Setup of job 1236:
// div_avalon
module div_avalon
	#(
		parameter W     = 32,
				  CBIT  = 6		 
	 )
	(
		input wire clk, reset,
		input wire [2:0] div_address,
		input wire div_chipselect,
		input wire div_write,
		input wire [W-1:0] div_writedata,
		output wire [W-1:0] div_readdata,
		output wire div_irq,
		output wire div_rdy
	);
Size: ~1500 cells after synthesis, about 170 flip-flops, roughly 73 I/O pins, ~10000 sq um of cells after synthesis.
make LEC_CHECK=0 ABC_AREA=1 CAP_MARGIN=20 CORE_MARGIN=2 CORE_UTILIZATION=72 CTS_CLUSTER_DIAMETER=225 CTS_CLUSTER_SIZE=100 SETUP_SLACK_MARGIN=0.49 SLEW_MARGIN=20 finish   # period 2.51 ns
run.sh (not shown) runs the stock make flow with config.mk's settings and CLKGATE_MAP_FILE=.
Job 1236: DPL-0038 in 5_1_grt -> run aborted
Setup changes, job 1236 to job 4255
Settings: an added PLACE_DENSITY of 0.36; a deleted SETUP_SLACK_MARGIN that had been 0.49; a change of CTS_CLUSTER_DIAMETER from 225 to 400; a change of CTS_CLUSTER_SIZE from 100 to 99.
Notes after the runs:
[job 4255] flow finished | final checks: failed | reasons: negative setup slack. Comparing job 1236 against job 4255, there is no change at all in number of synthesized flops with an enable pin. Comparing job 4255 and job 1236, the higher post-place instance area was measured on job 1236. Summary of job 4255 over job 1236: number of buffers inserted to repair setup after CTS shrank by 16, fraction of the mapped netlist area in compound gates held steady, pre-CTS worst setup slack grew by 0.13 ns, count of state elements after synthesis held steady. On yosys stat chip area, job 4255 and job 1236 are basically level. Re H-tree depth: no difference whatsoever between job 4255 and job 1236.
Relative to job 4255, the following input files were edited for job 4031:
Settings: CTS_CLUSTER_DIAMETER: 400 -> unset; ABC_AREA: 1 -> unset; CORE_UTILIZATION: 72 -> 57; CTS_CLUSTER_SIZE: 99 -> unset; PLACE_DENSITY: 0.36 -> unset; the clock period (ns, I/O delays scaled along): 2.51 -> 2.65.
==> results <==
Complete run, failing final checks: job 4031, reason negative setup slack.
Diff job 4255 -> job 4031: yosys synthesis chip area shows a reduction of 9.4%; actual slew at the worst max-slew pin fell by 0.0075 ns; weighted congestion reported at the end of routability-driven placement went down 6.7%; routed length on met1 has decreased; area added between synthesis and finish higher.
Inputs modified between job 4031 and job 2702:
Settings: swapping 57 for 40 in CORE_UTILIZATION; putting SETUP_SLACK_MARGIN at 0.71 where nothing was set; swapping 2.65 for 4.13 in the clock period (ns, I/O delays scaled along).
### Flow results
Job 2702: done, clean on timing, DRC and antenna
Reported for job 2702 and job 4031, gate count after technology mapping turned out identical to the last digit.
Looking at worst hold margin, job 2702 sits 0.016 ns below job 4031.
On setup slack: between job 2702 and job 4031, it ends up higher for job 2702.
Of job 2702 and job 4031, the run reporting the higher half-perimeter wire length after placement was job 4031.
Per the comparison of job 2702 with job 4031, delay of the slowest critical-path stage went up by 0.04 ns, routed wire length went down by about 25%.
In the route summary, job 2702 ends up with a via count below that of job 4031.
--- input diff job 2702..job 2575 ---
Settings: SETUP_SLACK_MARGIN removed (was 0.71); PLACE_DENSITY_LB_ADDON newly set to 0.09; CTS_CLUSTER_DIAMETER newly set to 364; the clock period (ns, I/O delays scaled along) changed from 4.13 to 5.0.
==> results <==
Changes observed in job 2575 relative to job 2702: cell count went down about 0.46%, number of instances in the synthesized netlist shows no meaningful change, combined area of the multi-input logic cells shrank by about 1.5%, routed wire length higher. Wire length of the first global-routing pass essentially unchanged between job 2575 and job 2702. The clock group share of total power reported for job 2575 is greater than that of job 2702 by 1.6 points.
Relative to job 2575, the following input files were edited for job 6550:
Settings: an added HOLD_SLACK_MARGIN of -0.05; a deleted PLACE_DENSITY_LB_ADDON that had been 0.09; a change of CTS_CLUSTER_DIAMETER from 364 to 333; an added CTS_CLUSTER_SIZE of 100; a change of CORE_UTILIZATION from 40 to 27.
Findings:
When job 6550 is measured against job 2575, its power share of the combinational group turns out 0.2 points higher.
The met3 layer usage reported by global route in job 6550 was lower than what job 2575 gave.
For the critical path data arrival time, job 6550 came in 0.02 ns higher than job 2575 did.
Relative to job 2575, area growth from synthesis to layout increased by 1.2 points in job 6550.
Measured against job 6550, the vertical extent of the die of job 2575 comes out at 0.825 times the reference value.
Max width of the die across job 6550 and job 2575: job 6550
Note that the cell count recorded for job 6550 amounts to 1.10 times the value seen in job 2575.
Job 6550 vs. job 2575: number of tapcells climbed about 43%; sum of met3 wire segment lengths after detailed routing climbed about 35%; final total power dropped 0.98%.

* * *

Setup of job 5656:
div_avalon again, from the RTL that the note above started with.
==> flow/config.mk <==
export PLATFORM = sky130hd
export DESIGN_NAME = div_avalon
export DESIGN_NICKNAME = div_avalon
export VERILOG_FILES = /design/flow/design.v
export SDC_FILE = /design/flow/constraint.sdc
export NUM_CORES = 4
export LEC_CHECK = 0
export ABC_AREA = 1
export CAP_MARGIN = 20
export CORE_MARGIN = 2
export CORE_UTILIZATION = 70
export CTS_CLUSTER_DIAMETER = 214
export CTS_CLUSTER_SIZE = 38
export PLACE_DENSITY = 0.35
export SETUP_SLACK_MARGIN = 0.68
export SLEW_MARGIN = 20
==> flow/constraint.sdc <==
create_clock -name core_clock -period 2.76 [get_ports {clk}]
set_input_delay 0.5520 -clock core_clock [delete_from_list [all_inputs] [get_ports {clk}]]
set_output_delay 0.5520 -clock core_clock [all_outputs]
set_load 0.01 [all_outputs]
What ended job 5656 was a tool error in 5_1_grt; the run never finished.
> inputs changed (job 5656 -> job 7428)
--- a/flow/config.mk
+++ b/flow/config.mk
@@ -8 +7,0 @@
-export ABC_AREA = 1
@@ -11,5 +10 @@
-export CORE_UTILIZATION = 70
-export CTS_CLUSTER_DIAMETER = 214
-export CTS_CLUSTER_SIZE = 38
-export PLACE_DENSITY = 0.35
-export SETUP_SLACK_MARGIN = 0.68
+export CORE_UTILIZATION = 20
==> flow/constraint.sdc <==
create_clock -name core_clock -period 4.13 [get_ports {clk}]
set_input_delay 0.8260 -clock core_clock [delete_from_list [all_inputs] [get_ports {clk}]]
set_output_delay 0.8260 -clock core_clock [all_outputs]
set_load 0.01 [all_outputs]
Results
Area of the placeable core on job 7428 is up relative to job 5656.
Job 7428 went all the way through synthesis, placement and routing and the layout is clean on timing, DRC and antenna.
Delta(worst setup slack after placement, job 7428 - job 5656) > 0
Job 5656 -> job 7428: full die area increased by more than 100%
Looking at number of different library cells in the post-synthesis netlist, job 7428 sits 63% higher than job 5656 does.
In the reports for job 5656 and job 7428, the larger arithmetic-cell share of the synthesized area counting full adders, half adders and majority gates belongs to job 7428.
Job 7428 vs job 5656: post-synthesis chip area from yosys down by a little under 10%
Lower number of buffers added for setup after CTS goes to job 7428 over job 5656.
> inputs changed (job 7428 -> job 5561)
--- a/flow/config.mk
+++ b/flow/config.mk
@@ -10 +10 @@
-export CORE_UTILIZATION = 20
+export CORE_UTILIZATION = 40
==> flow/constraint.sdc <==
create_clock -name core_clock -period 5.0 [get_ports {clk}]
set_input_delay 1.0000 -clock core_clock [delete_from_list [all_inputs] [get_ports {clk}]]
set_output_delay 1.0000 -clock core_clock [all_outputs]
set_load 0.01 [all_outputs]
Notes after the runs:
- Compared with job 7428, job 5561 improves worst setup slack.
- NOTE power in combinational cells job 7428->job 5561 decreased by more than 10%
- For clock group share of total power, job 7428 and job 5561 come out practically identical.
- Comparing placer's final routability congestion estimate for job 5561 and job 7428, the bigger number came from job 5561.
- For sequential power share, job 7428 and job 5561 come out practically identical.
- Overall power consumption: job 5561 < job 7428
- Job 5561 vs job 7428: overall die width down by more than a quarter
- Job 7428 has a higher via count of the first global-routing pass than job 5561.
- Area growth from synthesis to final layout (job 5561 over job 7428): decrease, 5.3 points
Setup changes, job 5561 to job 5082
--- a/flow/config.mk
+++ b/flow/config.mk
@@ -10 +10,3 @@
-export CORE_UTILIZATION = 40
+export CORE_UTILIZATION = 68
+export CTS_CLUSTER_DIAMETER = 217
+export CTS_CLUSTER_SIZE = 100
==> results <==
- On total power consumption of the routed design, job 5082 does worse than job 5561.
- [job 5082 vs job 5561] leakage power of the design: higher in job 5082
- Looking at number of cells traversed by the worst register-to-register path, job 5082 sits 2 higher than job 5561 does.
- Diff job 5561 -> job 5082: period utilization higher; met3 routed wirelength now larger.
- Summary of job 5082 over job 5561: clock power share went down, top achievable clock speed went down.
- The final reports for job 5082 and job 5561 show non-clock buffer instance count of the final layout higher in the former.
- In the metrics for job 5561 and job 5082, the one carrying the higher final critical path time including I/O delays and setup is job 5082.
- Hold slack delta (job 5082 − job 5561): favourable

* * *

div_avalon again, from the RTL that the note above started with.
export LEC_CHECK = 0
export CAP_MARGIN = 25
export CELL_PAD_IN_SITES_GLOBAL_PLACEMENT = 3
export CORE_MARGIN = 2
export CORE_UTILIZATION = 40
export CTS_CLUSTER_DIAMETER = 364
export CTS_CLUSTER_SIZE = 87
export GPL_ROUTABILITY_DRIVEN = 0
export GPL_TIMING_DRIVEN = 0
export MAX_ROUTING_LAYER = met4
export PLACE_DENSITY_LB_ADDON = 0.1
export SLEW_MARGIN = 20
export TNS_END_PERCENT = 55
create_clock -name core_clock -period 7.31 [get_ports {clk}]
==> next run, changes <==
- CAP_MARGIN: 25 -> 20
- CELL_PAD_IN_SITES_GLOBAL_PLACEMENT: 3 -> not set
- CORE_MARGIN: 2 -> 5
- CTS_CLUSTER_DIAMETER: 364 -> not set
- CTS_CLUSTER_SIZE: 87 -> not set
- GPL_ROUTABILITY_DRIVEN: 0 -> not set
- GPL_TIMING_DRIVEN: 0 -> not set
- HOLD_SLACK_MARGIN: not set -> 0.19
- MAX_ROUTING_LAYER: met4 -> not set
- PLACE_DENSITY_LB_ADDON: 0.1 -> not set
- TNS_END_PERCENT: 55 -> not set
- clock period: 7.31 -> 5.0 ns (I/O delays scaled with it)
Result: The changed run completed without violations. Total power increases by 41%. Via count falls by 2.0%. Worst setup slack got worse by 790 ps. Cell count drops by about 2.6%. Sequential power went up by about 50%. Core utilization is lower by 0.93 points. Clock power grows by 34%. Combinational power went up by 39%. Routed wire length came out lower by about 12%. Clock skew went down by 3.9 ps.
==> next run, changes <==
- CORE_MARGIN: 5 -> 2
- HOLD_SLACK_MARGIN: 0.19 -> not set
- clock period: 5.0 -> 4.13 ns (I/O delays scaled with it)
=> Routed wire length shrinks by 0.44%; via count shrinks by about 0.32%; core utilization grows by 0.35 points; synthesized area does not change; power grows by about 20%; die size shrinks by 7.2%; final area grows by about 0.43%; count of clock-buffer cells in the layout grows by 6; synthesized cell count is unchanged; hold slack got worse by 11 ps.

* * *

div_avalon again, from the RTL that the note above started with.
Settings: LEC_CHECK=0, ABC_AREA=1, CAP_MARGIN=20, CORE_MARGIN=2, CORE_UTILIZATION=72, CTS_CLUSTER_DIAMETER=379, CTS_CLUSTER_SIZE=64, HOLD_SLACK_MARGIN=-0.1, MAX_ROUTING_LAYER=met4, PLACE_DENSITY_LB_ADDON=0.04, SLEW_MARGIN=20, TNS_END_PERCENT=5; clock period 2.39 ns.
The starting point ended with an error in global routing (5_1_grt).
Next try:
ABC_AREA = default   (was 1)
CTS_CLUSTER_DIAMETER = default   (was 379)
CTS_CLUSTER_SIZE = default   (was 64)
HOLD_SLACK_MARGIN = default   (was -0.1)
PLACE_DENSITY_LB_ADDON = default   (was 0.04)
SETUP_SLACK_MARGIN = 0.63   (was default)
Effect: The new run failed in clock tree synthesis (4_1_cts); die area came out lower by about 9%; area after synthesis falls by about 9%; synthesized cell count fell by 39%.
Next try:
CORE_UTILIZATION = 68   (was 72)
CTS_CLUSTER_SIZE = 36   (was default)
MAX_ROUTING_LAYER = default   (was met4)
SETUP_SLACK_MARGIN = default   (was 0.63)
TNS_END_PERCENT = default   (was 5)
clock period = 2.86 ns   (was 2.39 ns; I/O delays follow)
What happened:
- With this change the flow finished but failed the layout checks on setup timing
- synthesized area does not change
- die size goes up by 5.7%
- synthesized cell count does not change

* * *

exp/lagoon:
The RTL this note starts from:
==> flow/design.v <==
module div 
	#(
		parameter W=32,
					 CBIT=6		 
	 )
	(
		input wire clk, reset, str_trg,
		input wire [W-1:0] dvsr, dvnd,
		output reg ready, done_trg,
		output wire [W-1:0] quo,rmd
	);
	localparam [1:0]
		idle = 2'b00,
		op = 2'b01,
		last = 2'b10,
		done = 2'b11;
	reg [1:0] state_reg, state_next;
	reg [W-1:0] rh_reg, rh_next, rl_reg, rl_next, rh_tmp, d_reg, d_next;
	reg [CBIT-1:0] n_reg, n_next;
	reg q_bit, start;
	always @ (posedge clk, posedge reset)
		if (reset)
		begin
			state_reg<=idle;
			rh_reg<=0;
			rl_reg<=0;
			d_reg<=0;
			n_reg<=0;
		end
		else
		begin
			state_reg<=state_next;
			rh_reg<=rh_next;
			rl_reg<=rl_next;
			d_reg<=d_next;
			n_reg<=n_next;
		end
		always @*
		begin
			start = str_trg;
			state_next = state_reg;
			ready = 1'b0;
			done_trg = 1'b0;
			rh_next = rh_reg;
			rl_next = rl_reg;
			d_next = d_reg;
			n_next = n_reg;
			case (state_reg)
				idle:
				begin
					ready = 1'b1;
					if (start)
					begin
						rh_next = 0;
						rl_next = dvnd;   
						d_next = dvsr;    
						n_next = W+1;     
						state_next = op;
					end
				end
				op:
				begin
					rl_next  = {rl_reg[W-2:0], q_bit};
					rh_next = {rh_tmp[W-2:0], rl_reg[W-1]};
					n_next = n_reg-1;
					if (n_next==1)
						state_next = last;
				end
				last:  
				begin
					rl_next = {rl_reg[W-2:0], q_bit};
					rh_next = rh_tmp;
					state_next = done;
				end
				done:
				begin
					done_trg = 1'b1;
					state_next = idle;
				end
				default: state_next = idle;
			endcase
		end
		always @*
			if (rh_reg >= d_reg)
			begin
				rh_tmp = rh_reg - d_reg;
				q_bit=1'b1;
			end
			else
			begin
				rh_tmp = rh_reg;
				q_bit = 1'b0;
			end
		assign quo = rl_reg;
		assign rmd = rh_reg;
endmodule
module div_avalon
	#(
		parameter W     = 32,
				  CBIT  = 6		 
	 )
	(
		input wire clk, reset,
		input wire [2:0] div_address,
		input wire div_chipselect,
		input wire div_write,
		input wire [W-1:0] div_writedata,
		output wire [W-1:0] div_readdata,
		output wire div_irq,
		output wire div_rdy
	);
    localparam [2:0]
        SET_DIVIDEND  = 3'h0,
        SET_DIVISOR   = 3'h1,
        START         = 3'h2,
        GET_QUOTIENT  = 3'h3,
        GET_REMAINDER = 3'h4,
        GET_READY     = 3'h5,
        DONE_TRG      = 3'h6;
	wire div_start, div_ready, set_done_trg, clr_done_trg;
	reg [W-1:0] dvnd_reg, dvsr_reg;
	reg done_trg_reg;
	wire [W-1:0] quo, rmd;
	wire wr_en, wr_dvnd, wr_dvsr;
	div #(.W(32), .CBIT(6)) d1
		 ( .clk(clk), .reset(reset), .str_trg(div_start), .dvsr(dvsr_reg), .dvnd(dvnd_reg),   
		   .ready(div_ready), .done_trg(set_done_trg), .quo(quo), .rmd(rmd));         
	always @ (posedge clk, posedge reset)
	begin
		if (reset)
		begin
			dvnd_reg <= 0;
			dvsr_reg <= 0;
			done_trg_reg <= 0;
		end
		else
		begin
			if (wr_dvnd)
				dvnd_reg <= div_writedata;
			if (wr_dvsr)
				dvsr_reg <= div_writedata;
			if (set_done_trg)
				done_trg_reg <= 1'b1;
			else if (clr_done_trg)
				done_trg_reg <= 1'b0;
		end
	end
	assign wr_en = div_write & div_chipselect;
	assign wr_dvnd = (div_address == SET_DIVIDEND) & wr_en;
	assign wr_dvsr = (div_address == SET_DIVISOR) & wr_en;
	assign div_start = (div_address == START) & wr_en;
	assign clr_done_trg = (div_address == DONE_TRG) & wr_en;
	assign div_readdata = (div_address == GET_QUOTIENT) ? quo :
								 (div_address == GET_REMAINDER) ? rmd :
								 (div_address == GET_READY) ? {31'b0, div_ready} : {31'b0, done_trg_reg};
	assign div_rdy = div_ready;
	assign div_irq = done_trg_reg;
endmodule
make LEC_CHECK=0 ABC_AREA=1 CAP_MARGIN=20 CORE_ASPECT_RATIO=0.5 CORE_MARGIN=2 CORE_UTILIZATION=72 CTS_CLUSTER_DIAMETER=225 CTS_CLUSTER_SIZE=100 SETUP_SLACK_MARGIN=0.56 SLEW_MARGIN=20 finish   # period 2.51 ns
exp/lagoon did not make it past global routing (5_1_grt), where a tool error ended it.
What exp/amber does differently from exp/lagoon at the input level:
# exp/lagoon
export LEC_CHECK = 0
export ABC_AREA = 1
export CAP_MARGIN = 20
export CORE_ASPECT_RATIO = 0.5
export CORE_MARGIN = 2
export CORE_UTILIZATION = 72
export CTS_CLUSTER_DIAMETER = 225
export CTS_CLUSTER_SIZE = 100
export SETUP_SLACK_MARGIN = 0.56
export SLEW_MARGIN = 20
create_clock -name core_clock -period 2.51 [get_ports {clk}]
# exp/amber
export LEC_CHECK = 0
export ABC_AREA = 1
export CAP_MARGIN = 20
export CORE_MARGIN = 2
export CORE_UTILIZATION = 72
export CTS_CLUSTER_DIAMETER = 400
export PLACE_DENSITY = 0.77
export SLEW_MARGIN = 20
create_clock -name core_clock -period 2.51 [get_ports {clk}]
==> results <==
Cell count after placement: lower on exp/amber
exp/amber ran in full, but the layout does not pass; the checks complain about setup timing.
Taking exp/lagoon as the reference, in exp/amber post-synthesis area per instance now sits at about the same level, die boundary height moved up.
Here is what was changed in the inputs of exp/nickel compared with exp/amber.
# exp/amber
export LEC_CHECK = 0
export ABC_AREA = 1
export CAP_MARGIN = 20
export CORE_MARGIN = 2
export CORE_UTILIZATION = 72
export CTS_CLUSTER_DIAMETER = 400
export PLACE_DENSITY = 0.77
export SLEW_MARGIN = 20
create_clock -name core_clock -period 2.51 [get_ports {clk}]
# exp/nickel
export LEC_CHECK = 0
export CAP_MARGIN = 20
export CORE_MARGIN = 2
export CORE_UTILIZATION = 72
export CTS_CLUSTER_SIZE = 36
export PLACE_DENSITY = 0.64
export SLEW_MARGIN = 20
create_clock -name core_clock -period 3.12 [get_ports {clk}]
### Flow results
exp/nickel vs. exp/amber: number of cells after detailed placement fell about 32%, combinational gate area has decreased. Compared with exp/amber, in exp/nickel post-synthesis cell count moved down; routed wire length moved down; horizontal extent of the die moved down. STATUS run=exp/nickel STAGES=ALL_DONE FINAL_CHECKS=FAILED CAUSE=setup timing. To summarise exp/amber: no stage aborted, but the layout did not pass its checks, failing on setup timing. in -> async as the class of the worst hold path was reported by exp/amber, and reg -> reg by exp/nickel.
Power figures rest on the tool's default switching activity, not on a simulated workload.
